== run A ==
==> flow/design.v <==
`timescale 1ns / 1ps
module uart_rx(
               input               clk          ,		 
               input               rst_n        ,	
               input               din          ,
               output  reg [7:0]    dout         ,		
               output  reg         dout_vld     
               );
parameter    	   BPS	  =	217;	 
reg   [14:0]        cnt0         ;
wire                add_cnt0     ;
wire                end_cnt0     ;
reg   [ 3:0]        cnt1         ;
wire                add_cnt1     ;
wire                end_cnt1     ;
reg                 rx0          ;	
reg                 rx1          ;	
reg                 rx2          ;	
wire                rx_en        ;
reg                 flag_add     ;
always @ (posedge clk or negedge rst_n) begin
	if(!rst_n) begin
		rx0 <= 1'b1;
        rx1 <= 1'b1;
        rx2 <= 1'b1;
	end
	else begin
		rx0 <= din;
        rx1 <= rx0;
        rx2 <= rx1;
	end
end
assign rx_en = rx2 & ~rx1;	
always @(posedge clk or negedge rst_n)begin
    if(!rst_n)begin
        cnt0 <= 0;
    end
    else if(add_cnt0)begin
        if(end_cnt0)
            cnt0 <= 0;
        else
            cnt0 <= cnt0 + 1;
    end
end
assign add_cnt0 = flag_add;
assign end_cnt0 = add_cnt0 && cnt0==BPS-1 ;
always @(posedge clk or negedge rst_n)begin 
    if(!rst_n)begin
        cnt1 <= 0;
    end
    else if(add_cnt1)begin
        if(end_cnt1)
            cnt1 <= 0;
        else
            cnt1 <= cnt1 + 1;
    end
end
assign add_cnt1 = end_cnt0;
assign end_cnt1 = add_cnt1 && cnt1==9-1 ;  
always @ (posedge clk or negedge rst_n)begin
	if(!rst_n) begin
		flag_add <= 1'b0;
	end
	else if(rx_en) begin		
		flag_add <= 1'b1;	
	end
    else if(end_cnt1) begin		
		flag_add <= 1'b0;	
	end
end
always @ (posedge clk or negedge rst_n)begin
	if(!rst_n) begin
		dout <= 8'd0;
	end
	else if(add_cnt0 && cnt0==BPS/2-1 && cnt1!=0) begin		 
	    dout[cnt1-1]<= rx2 ;
	end
end
always @ (posedge clk or negedge rst_n)begin
	if(!rst_n) begin
		dout_vld <= 1'b0;
	end
    else if(end_cnt1) begin		
		dout_vld <= 1'b1;	
	end
	else begin	
        dout_vld <= 1'b0;			
	end
end
endmodule
`timescale 1ns / 1ps
module uart_tx(
                 input             clk    ,			
                 input             rst_n  ,		
                 input [7:0]       din    ,
                 input             din_vld,	  
                 output reg        rdy    ,   
                 output reg        dout   
             );
parameter         BPS    = 217;
reg   [7:0]       tx_data_tmp;	
reg               flag_add   ;
reg   [14:0]      cnt0       ;
wire              add_cnt0   ;
wire              end_cnt0   ;
reg   [ 3:0]      cnt1       ;
wire              add_cnt1   ;
wire              end_cnt1   ;
wire  [ 9:0]      data       ;
always  @(posedge clk or negedge rst_n)begin
    if(rst_n==1'b0)begin
        flag_add <= 0;
    end
    else if(flag_add==0 && din_vld)begin
        flag_add <= 1;
    end
    else if(end_cnt1)begin
        flag_add <= 0;
    end
end
always @(posedge clk or negedge rst_n)begin
    if(!rst_n)begin
        cnt0 <= 0;
    end
    else if(add_cnt0)begin
        if(end_cnt0)
            cnt0 <= 0;
        else
            cnt0 <= cnt0 + 1;
    end
end
assign add_cnt0 = flag_add;
assign end_cnt0 = add_cnt0 && cnt0==BPS-1 ;
always @(posedge clk or negedge rst_n)begin 
    if(!rst_n)begin
        cnt1 <= 0;
    end
    else if(add_cnt1)begin
        if(end_cnt1)
            cnt1 <= 0;
        else
            cnt1 <= cnt1 + 1;
    end
end
assign add_cnt1 = end_cnt0;
assign end_cnt1 = add_cnt1 && cnt1==10-1 ;
always @ (posedge clk or negedge rst_n) begin
	if(!rst_n) begin
		tx_data_tmp <=8'd0;
	end
	else if(flag_add==1'b0 && din_vld) begin	
		tx_data_tmp <= din;	
	end
end
always @ (posedge clk or negedge rst_n) begin
	if(!rst_n) begin
		dout <= 1'b1;
	end
	else if(add_cnt0 && cnt0==1-1)begin
        dout<= data[cnt1];
    end 
end
assign  data = {1'b1,tx_data_tmp,1'b0};  
always  @(*)begin
    if(din_vld || flag_add)
        rdy = 1'b0;
    else
        rdy = 1'b1;
end
endmodule
module  uart_top(
								input  clk,
								input  rst_n,
								input  din,
								input sw8,
								output  reg  [23:0] pic_out,
								output  reg [16:0] addr,
								output  reg wr_ram,
								output  tx,
								output  reg pic_done,    
								output  reg  pic_download,    
								output  reg [7:0] rgb_led
								);
	wire   dout_vld;
	wire  [7:0] dout;
	reg [3:0] code_p;
	reg  [4:0]  cnt;
	reg  [3:0]  state;
	wire  [3:0]  code;
	wire [7:0]  temp;
	reg [23:0] pic_reg;
	parameter  monitor=0;   
	parameter  second=1 ;
	parameter  third=2 ;
	parameter   fouth=3;
	parameter   fiveth=4;
	parameter   sixth=5;
	parameter   send=6;
	parameter   stop=7;
	assign temp=(dout>8'd57)?(dout-8'd87):(dout-8'd48);
	assign code=temp[3:0];
	always  @ (posedge clk or negedge rst_n)
	    begin
			if  (!rst_n)
			   begin
			      state<=monitor;
				  wr_ram<=1;
				  pic_out<=0;
				  addr<=0;
				  pic_done<=0;
				  end
			else
	case (state)
	monitor:	begin
				   if (dout_vld)
						begin
						    wr_ram<=1;	
							pic_reg[23:20]<=code;
							state<=second;
							code_p<=code;
						end
				 else
				          state<=monitor;
					end
	second:	begin
					if (dout_vld)
							begin
								pic_reg[19:16]<=code;
								state<=third;
								rgb_led<={code_p,code};
							end
					else
							state<=second;
					end
		third:		begin
					if (dout_vld)
						begin
							pic_reg[15:12]<=code;
							state<=fouth;
							code_p<=code;
						end
					else
						state<=third;
					end
		fouth:		begin
					if (dout_vld)
						begin
							pic_reg[11:8]<=code;
							state<=fiveth;
							rgb_led<={code_p,code};
						end
					else
						state<=fouth;
					end
		fiveth:		begin
					if (dout_vld)
						begin
							pic_reg[7:4]<=code;
							state<=sixth;
							code_p<=code;
						end
					else
						state<=fiveth;
					end
        sixth:		begin
					if (dout_vld)
						begin
							pic_reg[3:0]<=code;
							state<=send;
							rgb_led<={code_p,code};
						end
					else
						state<=sixth;
					end
		send: 	 begin
						wr_ram<=0;
						pic_out<=pic_reg;
						if (addr<479)
							begin
								addr<=addr+1;								
								pic_done<=0;
								state<=monitor;
							end
			         else if (addr==479)
					        begin								 
							     addr<=0;		
								 pic_done<=1;
								 state<=stop;								
							end	 
						end
		stop:  begin
					if  (sw8==1)
					    state<=monitor;
					else
						begin
						state<=stop;
						end
				  end
		     endcase
		end
		always  @ (posedge  clk or negedge rst_n)
		    begin
				if (!rst_n)
					cnt<=0;
				else if (state==send)
				    cnt<=cnt+1;
			    else 
					cnt<=cnt;
			end
		always  @ (posedge  clk or negedge rst_n)
			begin
				if (!rst_n)
					pic_download<=1;
		   else if (cnt>=15)
					pic_download<=0;
			else
					pic_download<=1;
			end
		uart_rx #(.BPS(16)) uart_rx(
								.clk(clk),
								.rst_n(rst_n),
								.din(din),
								.dout(dout),
								.dout_vld(dout_vld)
								);
	   uart_tx #(.BPS(16)) uart_tx(
                              .clk(clk)    ,			
                              .rst_n(rst_n)  ,		
							  .din_vld(dout_vld)    ,
							  .din(dout),
							  .dout(tx),
							  .rdy()
							); 
		endmodule 
make LEC_CHECK=0 ABC_AREA=0 CAP_MARGIN=0 CORE_MARGIN=2 CORE_UTILIZATION=70 CTS_CLUSTER_SIZE=23 SETUP_SLACK_MARGIN=0.57 SLEW_MARGIN=20 finish   # period 2.04 ns
run.sh (not shown) runs the stock make flow with config.mk's settings and CLKGATE_MAP_FILE=.
Run A did not make it past clock tree synthesis (4_1_cts), where a tool error ended it.
Input changes introduced in run B (baseline for comparison: run A):
Settings: putting CTS_CLUSTER_DIAMETER at 375 where nothing was set; putting TNS_END_PERCENT at 10 where nothing was set; swapping 70 for 72 in CORE_UTILIZATION; clearing SETUP_SLACK_MARGIN, which used to be 0.57; putting PLACE_DENSITY at 0.36 where nothing was set; swapping 0 for 20 in CAP_MARGIN; swapping 23 for 94 in CTS_CLUSTER_SIZE; putting HOLD_SLACK_MARGIN at 0.3 where nothing was set; swapping 0 for 1 in ABC_AREA.
Findings:
In run B, synthesized cell count is higher than in run A.
Die size: run B exceeds run A
The flow completed for run B, but it is not clean: the layout still shows negative setup slack.
When run B is measured against run A, its cell area after synthesis turns out 5.4% higher.
diff inputs: run B => run C
Settings: CTS_CLUSTER_SIZE: 94 -> unset; CORE_UTILIZATION: 72 -> 40; TNS_END_PERCENT: 10 -> unset; ABC_AREA: 1 -> unset; CTS_CLUSTER_DIAMETER: 375 -> unset; HOLD_SLACK_MARGIN: 0.3 -> unset; PLACE_DENSITY: 0.36 -> unset; the clock period (ns, I/O delays scaled along): 2.04 -> 3.68.
Notes after the runs:
- Run C completed end to end with timing, DRC and antenna clean.
- Post-layout worst setup margin was higher in run C than in run B.
- Run C: number of distinct library cells after synthesis higher than run B
- For leakage dissipation, dividing the value from run C by the value from run B gives 0.881.
- Compared with run B, in run C post-synth design cell area shrank by 5.1%; power per cell area shrank by 500 nW/µm².
- Comparing the two runs side by side, run C comes out ahead of run B on first-pass GRT wire length.
- Share of total power in the clock network: run C vs run B up 8.7 points
- Note that the die height recorded for run C amounts to 1.3 times the value seen in run B.
- Run C vs run B, overall chip area went up by 7100 µm².
- Summary: with run B as the reference, power in run C moved down by more than half.
Power figures rest on the tool's default switching activity, not on a simulated workload.
